## the baseline
==> flow/design.v (excerpt) <==
module fairArb (
	input logic [15:0] bids,
	output logic [15:0] wins,
	input logic get_next_win,
	input logic clk,
	input logic rst
		);
	parameter SIZE = 3;
	parameter S0=3'b000, S1=3'b001, S2=3'b010, S3=3'b011, S4=3'b100, S5=3'b101, S6=3'b110;
	logic [SIZE-1:0] state;
	logic [SIZE-1:0] next_state;
	logic [3:0] dec1;
	logic [3:0] dec2;
	logic [15:0] bid1;
	logic [15:0] bid2;
	logic [15:0] b [15:0];
	logic [15:0] d [15:0];
	logic [15:0] out_check;
	logic [3:0] new_priority;
	logic [3:0] pr_in;
	logic [15:0] bids_cycle_f;
	logic [3:0] priority_f;
	logic [3:0] priority_d;
	logic [15:0] wins_d;
	logic sB, sD;
	logic [1:0] sC;
	always @ (*) begin
		case (sC)
			2'b00: priority_d = dec2;
			2'b01: priority_d = priority_f;
			2'b10: priority_d = pr_in;
			2'b11: priority_d = 0;
		endcase
	end
	always @ (*) begin
		case (sB)
			1'b0: wins_d = bid1;
			1'b1: wins_d = bid2;
		endcase
	end
	always @ (*) begin
		case (sD)
			1'b0: begin
				bid2 = out_check;
				pr_in = new_priority + 1;
			end
			1'b1: begin
				bid2 = d[priority_f];
				pr_in = priority_f + 1;
			end
		endcase
	end
	always @ (*) begin
		bids_cycle_f = bids;
		next_state = S0;
		new_priority = 4'd0;
		out_check = 16'd0;
		if ((bids_cycle_f & 16'd1) != 16'b0) begin
			bid1 = 16'd1;
		end
		else if ((bids_cycle_f & 16'd2) != 16'b0) begin
			bid1 = 16'd2;
		end
		else if ((bids_cycle_f & 16'd4) != 16'b0) begin
			bid1 = 16'd4;
		end
		else if ((bids_cycle_f & 16'd8) != 16'b0) begin
			bid1 = 16'd8;
		end
		else if ((bids_cycle_f & 16'd16) != 16'b0) begin
			bid1 = 16'd16;
		end
		else if ((bids_cycle_f & 16'd32) != 16'b0) begin
			bid1 = 16'd32;
		end
		else if ((bids_cycle_f & 16'd64) != 16'b0) begin
			bid1 = 16'd64;
		end
		else if ((bids_cycle_f & 16'd128) != 16'b0) begin
			bid1 = 16'd128;
		end
		else if ((bids_cycle_f & 16'd256) != 16'b0) begin
			bid1 = 16'd256;
		end
		else if ((bids_cycle_f & 16'd512) != 16'b0) begin
			bid1 = 16'd512;
		end
		else if ((bids_cycle_f & 16'd1024) != 16'b0) begin
			bid1 = 16'd1024;
		end
		else if ((bids_cycle_f & 16'd2048) != 16'b0) begin
  ...
Size: about 380 cells after synthesis, about 23 flip-flops, roughly 35 I/O pins, roughly 2700 um^2 of cells after synthesis.
export LEC_CHECK = 0
export CAP_MARGIN = 5
export CORE_MARGIN = 2
export CORE_UTILIZATION = 66
export CTS_CLUSTER_DIAMETER = 37
export HOLD_SLACK_MARGIN = -0.09
export SETUP_SLACK_MARGIN = 0.52
export SLEW_MARGIN = 20
create_clock -name core_clock -period 3.77 [get_ports {clk}]
run.sh (not shown) runs the stock make flow with config.mk's settings and CLKGATE_MAP_FILE=.
The baseline did not make it past global routing (5_1_grt), where a tool error ended it.
Changes in the candidate relative to the baseline:
-- flow/config.mk --
<<< the baseline, line 8
export CAP_MARGIN = 5
>>> the candidate, line 8
export CAP_MARGIN = 20
<<< the baseline, line 10
export CORE_UTILIZATION = 66
export CTS_CLUSTER_DIAMETER = 37
export HOLD_SLACK_MARGIN = -0.09
export SETUP_SLACK_MARGIN = 0.52
>>> the candidate, line 10
export CORE_UTILIZATION = 12
==> flow/constraint.sdc <==
create_clock -name core_clock -period 5.24 [get_ports {clk}]
set_input_delay 1.0480 -clock core_clock [delete_from_list [all_inputs] [get_ports {clk}]]
set_output_delay 1.0480 -clock core_clock [all_outputs]
set_load 0.01 [all_outputs]
==> results <==
- The candidate | stages: all done | timing, DRC, antenna: all pass
- Of the candidate and the baseline, the run reporting the higher number of post-CTS setup repair buffers was the baseline.
- Status: gate count of the mapped netlist parity (the candidate, the baseline)
- Reported for the candidate and the baseline, H-tree depth reported by CTS turned out identical to the last digit.
- Changes observed in the candidate relative to the baseline: async set-reset flop share out of synthesis essentially unchanged; weighted congestion at the end of routability-driven global placement decreased 13%.
- The candidate — count of cells resized by post-cts repair 39 lower, the baseline as reference
- Looking at total die size, the candidate sits above the baseline.
